==> inputs of build 81 <==
==> flow/design.v <==
`timescale 1ns / 1ps
module pid_controller(
    input  logic        clk,
    input  logic        rst_n,
    input  logic [15:0] setpoint,
    input  logic [15:0] feedback,
    input  logic [15:0] Kp,
    input  logic [15:0] Ki,
    input  logic [15:0] Kd,
    input  logic [15:0] clk_prescaler,
    output logic [15:0] control_signal
);
    logic signed [16:0]  error_s;         
    logic signed [16:0]  prev_error_s;
    logic signed [31:0]  integral_s;      
    logic signed [31:0]  derivative_s;
    logic [15:0] clk_divider;
    logic        sampling_flag;
    logic signed [31:0] kp_mul, ki_mul;
    logic signed [31:0] kd_mul;
    logic signed [31:0] control_calc;
    always_ff @(posedge clk or negedge rst_n) begin
        if (!rst_n) begin
            clk_divider    <= 16'h0000;
            sampling_flag  <= 1'b0;
        end else if (clk_divider == clk_prescaler) begin
            clk_divider    <= 16'h0000;
            sampling_flag  <= 1'b1;
        end else begin
            clk_divider    <= clk_divider + 16'd1;
            sampling_flag  <= 1'b0;
        end
    end
    always_comb begin
        error_s = $signed({1'b0, setpoint}) - $signed({1'b0, feedback});
        kp_mul = $signed({1'b0, Kp}) * error_s;
        ki_mul = $signed({1'b0, Ki}) * error_s;
        kd_mul = $signed({1'b0, Kd}) * (error_s - prev_error_s);
        control_calc = kp_mul + integral_s + kd_mul;
    end
    always_ff @(posedge clk or negedge rst_n) begin
        if (!rst_n) begin
            prev_error_s   <= '0;
            integral_s     <= '0;
            derivative_s   <= '0;
            control_signal <= 16'h0000;
        end else if (sampling_flag) begin
            integral_s   <= integral_s + ki_mul;
            derivative_s <= kd_mul;
            control_signal <= control_calc[15:0];
            prev_error_s <= error_s;
        end
    end
endmodule
`timescale 1ns/1ps
module top (
  input  logic        clk,
  input  logic        rst_n,
  input  logic [15:0] setpoint,
  input  logic [15:0] feedback,
  input  logic [15:0] Kp,
  input  logic [15:0] Ki,
  input  logic [15:0] Kd,
  input  logic [15:0] clk_prescaler,
  output logic [15:0] control_signal
);
  pid_controller u_dut (
    .clk(clk),
    .rst_n(rst_n),
    .setpoint(setpoint),
    .feedback(feedback),
    .Kp(Kp),
    .Ki(Ki),
    .Kd(Kd),
    .clk_prescaler(clk_prescaler),
    .control_signal(control_signal)
  );
endmodule
==> flow/run.sh <==
#!/bin/bash
# the make line also repeats each setting of config.mk as NAME=value (left out here)
make -C /OpenROAD-flow-scripts/flow DESIGN_CONFIG=/design/flow/config.mk WORK_HOME=/design/flow/orfs CLKGATE_MAP_FILE= finish
==> flow/config.mk <==
export PLATFORM = sky130hd
export DESIGN_NAME = top
export DESIGN_NICKNAME = top
export VERILOG_FILES = /design/flow/design.v
export SDC_FILE = /design/flow/constraint.sdc
export NUM_CORES = 4
export LEC_CHECK = 0
export CAP_MARGIN = 20
export CORE_MARGIN = 2
export CORE_UTILIZATION = 72
export CTS_CLUSTER_DIAMETER = 335
export CTS_CLUSTER_SIZE = 88
export MAX_ROUTING_LAYER = met4
export PLACE_DENSITY_LB_ADDON = 0.03
export SETUP_SLACK_MARGIN = 1.36
export SLEW_MARGIN = 20
export TNS_END_PERCENT = 5
==> flow/constraint.sdc <==
create_clock -name core_clock -period 10.2 [get_ports {clk}]
set_input_delay 2.0400 -clock core_clock [delete_from_list [all_inputs] [get_ports {clk}]]
set_output_delay 2.0400 -clock core_clock [all_outputs]
set_load 0.01 [all_outputs]
==> trial 25: changes against build 81 <==
Settings changed: CORE_UTILIZATION 72 to 40, CTS_CLUSTER_DIAMETER 335 to default, CTS_CLUSTER_SIZE 88 to default, MAX_ROUTING_LAYER met4 to default, PLACE_DENSITY_LB_ADDON 0.03 to default, SETUP_SLACK_MARGIN 1.36 to default, TNS_END_PERCENT 5 to default.
==> flow/constraint.sdc (replaced) <==
create_clock -name core_clock -period 12.5 [get_ports {clk}]
set_input_delay 2.5000 -clock core_clock [delete_from_list [all_inputs] [get_ports {clk}]]
set_output_delay 2.5000 -clock core_clock [all_outputs]
set_load 0.01 [all_outputs]
==> impl_metrics.yaml <==
# physical design summary
cells_and_area:
  final-nonclk-buf-share_pct: 11.23
outcome:
  outcome: "complete, but fails checks"
  violations: "negative setup slack"
die:
  initCoreUtil_pct: 72.79
  dieArea_um2: 24760
  chipWidth_um: 157.4
drt:
  drt_iter0_drc: 788
final_timing:
  worst_slack_ns: -0.8167
  slew_headroom_pct: 39.19
  setup_viol: 4
[end of results for build 81]
==> impl_metrics.yaml <==
# physical design summary
outcome:
  outcome: "finished clean"
clock_network:
  cts_made_buffers: 9
  cts_tree: "built"
die:
  initCoreUtil_pct: 40.46
  chipWidth_um: 209.7
  dieArea_um2: 43990
cells_and_area:
  buffers: 207
setup_path:
  cp.buffers_inverters: 5
drt:
  viasPerCell: 4.847
  drt_iter0_drc: 616
final_timing:
  setup_viol: 0
  worst_slack_ns: 0.4454
[end of results for trial 25]

---

==> inputs of branch sierra <==
// top: RTL as listed in full above, without the edits since
clock: 12.6 ns
lec_check: 0
cap_margin: 20
core_margin: 2
core_utilization: 72
place_density_lb_addon: 0.25
setup_slack_margin: 2.3
slew_margin: 20
run.sh (not shown) runs the stock make flow with config.mk's settings and CLKGATE_MAP_FILE=.
==> branch delta (differences from branch sierra) <==
CORE_UTILIZATION = 40   (was 72)
PLACE_DENSITY_LB_ADDON = not set   (was 0.25)
SETUP_SLACK_MARGIN = not set   (was 2.3)
==> flow/constraint.sdc (replaced) <==
create_clock -name core_clock -period 8.22 [get_ports {clk}]
set_input_delay 1.6440 -clock core_clock [delete_from_list [all_inputs] [get_ports {clk}]]
set_output_delay 1.6440 -clock core_clock [all_outputs]
set_load 0.01 [all_outputs]
==> branch xenon (differences from branch sierra) <==
CORE_UTILIZATION = 68   (was 72)
CTS_CLUSTER_SIZE = 21   (was not set)
PLACE_DENSITY_LB_ADDON = not set   (was 0.25)
SETUP_SLACK_MARGIN = 1.45   (was 2.3)
==> flow/constraint.sdc (replaced) <==
create_clock -name core_clock -period 8.22 [get_ports {clk}]
set_input_delay 1.6440 -clock core_clock [delete_from_list [all_inputs] [get_ports {clk}]]
set_output_delay 1.6440 -clock core_clock [all_outputs]
set_load 0.01 [all_outputs]
==> comparison table <==
| quantity | branch xenon | branch sierra | branch delta |
|---|---|---|---|
| Outcome | failed layout checks | finished clean | failed layout checks |
| Layout check failures | negative setup slack | - | negative setup slack |
| Signal buffers share of area | 0.154 | 0.0837 | 0.136 |
| CP max stage cell | sky130_fd_sc_hd__fa_1 | sky130_fd_sc_hd__fa_1 | sky130_fd_sc_hd__fa_2 |
| Hold WS | 0.511 ns | 0.502 ns | 0.502 ns |
| Core Rows | 57 | 56 | 75 |
| Met1 track demand over resource | 0.453 | 0.445 | 0.275 |
| Worst Tran Pin Value | 0.948 ns | 0.879 ns | 0.899 ns |
| Post-Route Setup TNS | -15.98 ns | 0 ns | -9.51 ns |
| Largest net degree at the start of global routing | 69 | 79 | 79 |
| Sum of net half-perimeters after detailed placement | 36,500 um | 33,200 um | 37,400 um |
| Buffers, non-clock | 380 | 184 | 340 |
| Met2 layer wire length in the routed design | 30,100 um | 23,600 um | 22,700 um |
| ClkCell Share | 0.0146 | 0.0146 | 0.0149 |
| Length of routed wiring on met1 | 19,500 um | 16,100 um | 18,900 um |
| Overall via count from detail_route | 15,700 | 13,500 | 12,900 |

---

==> run C: inputs <==
RTL: the design.v shown in full above, as it stands there.
clock: 6.75 ns
lec_check: 0
cap_margin: 20
cell_pad_in_sites_detail_placement: 0
cell_pad_in_sites_global_placement: 0
core_margin: 2
core_utilization: 72
cts_cluster_diameter: 29
cts_cluster_size: 37
gpl_routability_driven: 1
min_routing_layer: met1
place_density: 0.35
setup_slack_margin: 1.97
slew_margin: 10
tns_end_percent: 5
==> run Z: changes against run C <==
==> flow/config.mk (replaced) <==
export PLATFORM = sky130hd
export DESIGN_NAME = top
export DESIGN_NICKNAME = top
export VERILOG_FILES = /design/flow/design.v
export SDC_FILE = /design/flow/constraint.sdc
export NUM_CORES = 4
export LEC_CHECK = 0
export CAP_MARGIN = 20
export CORE_MARGIN = 2
export CORE_UTILIZATION = 59
export SETUP_SLACK_MARGIN = 2.3
export SLEW_MARGIN = 20
==> flow/constraint.sdc (replaced) <==
create_clock -name core_clock -period 9.09 [get_ports {clk}]
set_input_delay 1.8180 -clock core_clock [delete_from_list [all_inputs] [get_ports {clk}]]
set_output_delay 1.8180 -clock core_clock [all_outputs]
set_load 0.01 [all_outputs]
==> run Y: changes against run C <==
==> flow/config.mk (replaced) <==
export PLATFORM = sky130hd
export DESIGN_NAME = top
export DESIGN_NICKNAME = top
export VERILOG_FILES = /design/flow/design.v
export SDC_FILE = /design/flow/constraint.sdc
export NUM_CORES = 4
export LEC_CHECK = 0
export ABC_AREA = 1
export CAP_MARGIN = 20
export CORE_MARGIN = 2
export CORE_UTILIZATION = 72
export CTS_CLUSTER_DIAMETER = 375
export CTS_CLUSTER_SIZE = 99
export PLACE_DENSITY = 0.8
export SLEW_MARGIN = 20
==> flow/constraint.sdc (replaced) <==
create_clock -name core_clock -period 3.57 [get_ports {clk}]
set_input_delay 0.7140 -clock core_clock [delete_from_list [all_inputs] [get_ports {clk}]]
set_output_delay 0.7140 -clock core_clock [all_outputs]
set_load 0.01 [all_outputs]
==> Changelog: implementation <==
### Implementation results

* Max-area cell share at 32.7%
* Post-synthesis adder-cell area fraction at a little under half
* Cell area after synthesis at roughly 18,000 um^2
* Ys cells at approximately 2,400
* Status: aborted with a tool error
* Largest cells by area after synthesis: fa_1 33%, ha_1 14%, inv_1 13%
* GP Congestion at between 0.9 and 1
* Distinct lib cells at about 47
* CORE AREA at ~24,000 um^2
* Halt Stage: 4_1_cts
* Stop err: [ERROR DPL-0033] detailed placement checks failed during check placement.
# the run above: run Y

==> Changelog: implementation <==
### Changed

* Status: failed layout checks
* Failed Checks: setup timing
* Distinct lib cells at 52
* CORE AREA at around 28,000 um^2
* Max-area cell share at around 35%
* Cell area after synthesis at roughly 17,000 um^2
* Final Setup Violations at 8
* Largest cells by area after synthesis: fa_1 35%, ha_1 14%, dfrtp_1 9.6%
* FF+latch area at approximately 1600 um^2
* Post-synthesis adder-cell area fraction at 49.1%
* Flops after synth at 65
* Fin worst setup slack at -1710 ps
* Ys cells at about 1,900
* GP Congestion at 0.912
# the run above: run Z

==> Changelog: implementation <==
### Changed

* Drt drc at 0
* Failed Checks: setup timing
* CORE AREA at approximately 23,000 um^2
* Final Setup Violations at 18
* Fin worst setup slack at -3840 ps
* Multiplexer share at under 10%
* H-Tree Depth at 3
* Ys cells at about 1,900
* DP Cell Count at between 2,000 and 2,500
* Post-synthesis adder-cell area fraction at between 40% and 50%
* Status: failed layout checks
* GP Congestion at 0.907
# the run above: run C


---

==> v31 <==
RTL: the design.v shown in full above, as it stands there.
clock: 9.96 ns
lec_check: 0
cap_margin: 20
core_margin: 2
core_utilization: 72
cts_cluster_size: 22
place_density: 0.76
setup_slack_margin: -0.6
slew_margin: 20
tns_end_percent: 5
==> inputs of v1, as changes to v31 <==
CTS_CLUSTER_DIAMETER = 36   (was default)
CTS_CLUSTER_SIZE = 88   (was 22)
MAX_ROUTING_LAYER = met4   (was default)
PLACE_DENSITY = default   (was 0.76)
PLACE_DENSITY_LB_ADDON = 0.03   (was default)
SETUP_SLACK_MARGIN = 1.36   (was -0.6)
==> flow/constraint.sdc (replaced) <==
create_clock -name core_clock -period 10.2 [get_ports {clk}]
set_input_delay 2.0400 -clock core_clock [delete_from_list [all_inputs] [get_ports {clk}]]
set_output_delay 2.0400 -clock core_clock [all_outputs]
set_load 0.01 [all_outputs]
==> inputs of v23, as changes to v31 <==
CAP_MARGIN = 15   (was 20)
CTS_CLUSTER_SIZE = 21   (was 22)
HOLD_SLACK_MARGIN = 0.29   (was default)
PLACE_DENSITY = default   (was 0.76)
SETUP_SLACK_MARGIN = -0.5   (was -0.6)
TNS_END_PERCENT = default   (was 5)
==> flow/constraint.sdc (replaced) <==
create_clock -name core_clock -period 5.38 [get_ports {clk}]
set_input_delay 1.0760 -clock core_clock [delete_from_list [all_inputs] [get_ports {clk}]]
set_output_delay 1.0760 -clock core_clock [all_outputs]
set_load 0.01 [all_outputs]
==> inputs of v7, as changes to v31 <==
CORE_UTILIZATION = 61   (was 72)
CTS_CLUSTER_SIZE = 100   (was 22)
PLACE_DENSITY = default   (was 0.76)
SETUP_SLACK_MARGIN = default   (was -0.6)
TNS_END_PERCENT = default   (was 5)
==> flow/constraint.sdc (replaced) <==
create_clock -name core_clock -period 13.6 [get_ports {clk}]
set_input_delay 2.7200 -clock core_clock [delete_from_list [all_inputs] [get_ports {clk}]]
set_output_delay 2.7200 -clock core_clock [all_outputs]
set_load 0.01 [all_outputs]
==> results <==
v23 ended with an error in 5_1_grt (GRT-0232). v7 completed without violations. v31 reached the layout checks and failed them: setup timing. v1 reached the layout checks and failed them: setup timing.
Between v31 and v1, the lower setup slack is in v31 (gap 0.23 ns).
Final cell count, highest first: v1, v31, v7.
In sequential cell count, v1 and v7 do not differ.
Utilization: v1 > v31 > v7.
Of v31 and v1, v31 has the higher critical path depth (gap 1).
Area after synthesis is the same in v23 and v1.
Between v7 and v31, the lower first-iteration DRC count is in v7 (gap about 30%, measured against v31).
Clock skew is about the same in v7 and v1.
==> figures <==
Wire length on met1: v23 -; v7 15.8 mm; v31 15.7 mm; v1 15.8 mm
Timing endpoint of the critical path: v23 -; v7 u_dut.control_signal[15]; v31 u_dut.control_signal[15]; v1 u_dut.control_signal[15]
Result of the run: v23 did not finish; v7 finished clean; v31 failed layout checks; v1 failed layout checks
Last stage reached: v23 5_1_grt; v7 -; v31 -; v1 -
Layout check failures: v23 -; v7 -; v31 setup timing; v1 setup timing
Number of non-clock buffers: v23 -; v7 157; v31 253; v1 259
Post-route ant nets: v23 -; v7 0; v31 0; v1 0
Worst flop-to-flop path startpoint: v23 -; v7 u_dut.prev_error_s[0]; v31 u_dut.prev_error_s[0]; v1 u_dut.prev_error_s[0]
Fraction of area in multi-input gates: v23 -; v7 71.7%; v31 69.8%; v1 69.4%
Detailed Route Iter0 Violations: v23 -; v7 563; v31 812; v1 788
Via-to-Cell Ratio: v23 -; v7 5.28; v31 5.65; v1 5.62
Met3 routed WL: v23 -; v7 1.73 mm; v31 3.03 mm; v1 3.04 mm
Wire length on met2: v23 -; v7 20.2 mm; v31 22.6 mm; v1 23.0 mm
Clk pin slew, worst setup/hold paths: v23 -; v7 0.07 ns; v31 0.06 ns; v1 0.06 ns
Sequential share of cell area: v23 -; v7 8.59%; v31 8.09%; v1 8.09%
Worst r2r path cells: v23 -; v7 34; v31 34; v1 32
TAP cells: v23 -; v7 372; v31 319; v1 319
TritonCTS clock tree: v23 -; v7 built; v31 built; v1 built
Nonclk inv count: v23 -; v7 411; v31 411; v1 411
X dimension of the die: v23 157 microns; v7 171 microns; v31 157 microns; v1 157 microns
Most used cell, CP: v23 -; v7 sky130_fd_sc_hd__fa_1; v31 sky130_fd_sc_hd__fa_1; v1 sky130_fd_sc_hd__fa_1

---

==> inputs of maple <==
// top: RTL as listed in full above, without the edits since
export LEC_CHECK = 0
export ABC_AREA = 1
export CAP_MARGIN = 20
export CELL_PAD_IN_SITES_GLOBAL_PLACEMENT = 2
export CORE_MARGIN = 2
export CORE_UTILIZATION = 40
export CTS_CLUSTER_DIAMETER = 340
export CTS_CLUSTER_SIZE = 100
export PLACE_DENSITY = 0.85
export SETUP_SLACK_MARGIN = -0.51
export SLEW_MARGIN = 20
export TNS_END_PERCENT = 45
create_clock -name core_clock -period 12.5 [get_ports {clk}]
==> ember (differences from maple) <==
Settings changed: CELL_PAD_IN_SITES_GLOBAL_PLACEMENT 2 to default, CORE_UTILIZATION 40 to 70, CTS_CLUSTER_DIAMETER 340 to 354, CTS_CLUSTER_SIZE 100 to 15, MAX_ROUTING_LAYER from default to met4, PLACE_DENSITY 0.85 to default, SETUP_SLACK_MARGIN -0.51 to default, TNS_END_PERCENT 45 to default.
==> flow/constraint.sdc (replaced) <==
create_clock -name core_clock -period 5.38 [get_ports {clk}]
set_input_delay 1.0760 -clock core_clock [delete_from_list [all_inputs] [get_ports {clk}]]
set_output_delay 1.0760 -clock core_clock [all_outputs]
set_load 0.01 [all_outputs]
==> results <==
ember did not get past global routing on GRT-0116. maple passed the timing, design-rule and antenna checks.
Area after synthesis is the same in ember and maple.
Of ember and maple, maple has the higher die area (gap about 40%, measured against maple).
Synthesized cell count is the same in maple and ember.
==> figures <==
item                                                                                          maple                     ember
Run status                                                                  complete, no violations            did not finish
Failing step                                                                                      -            global routing
Floorplan net count                                                                            3001                      3001
Die Outline Area                                                                         0.0466 mm2                0.0269 mm2
Dpl ws                                                                                       693 ps                  -4300 ps
Cts repair resizes                                                                                0                       290
Horizontal extent of the die                                                                 216 um                    164 um
Number of levels in the clock H-tree                                                              3                         3
Most area-hungry cell type in the Yosys netlist                               sky130_fd_sc_hd__fa_1     sky130_fd_sc_hd__fa_1
Global placement routability congestion                                                       0.858                     0.998
Setup Buffers After CTS                                                                           0                        75
Proportion of netlist area held by the largest area contributor                               32.7%                     32.7%
Overall die height                                                                           216 um                    164 um
Most used flip-flop cell                                                   sky130_fd_sc_hd__dfrtp_1  sky130_fd_sc_hd__dfrtp_1
Starting Density                                                                              40.6%                     71.3%
Post-synthesis mux area share                                                                    0%                        0%
Total half-perimeter wirelength after legalization and detailed placement                   45.1 mm                   50.2 mm
DP Cell Count                                                                                  3088                      3131
Standard cell core area                                                                  0.0442 mm2                0.0252 mm2
Number of placement rows                                                                         77                        58
Cell area reported after detailed placement                                              0.0197 mm2                0.0222 mm2
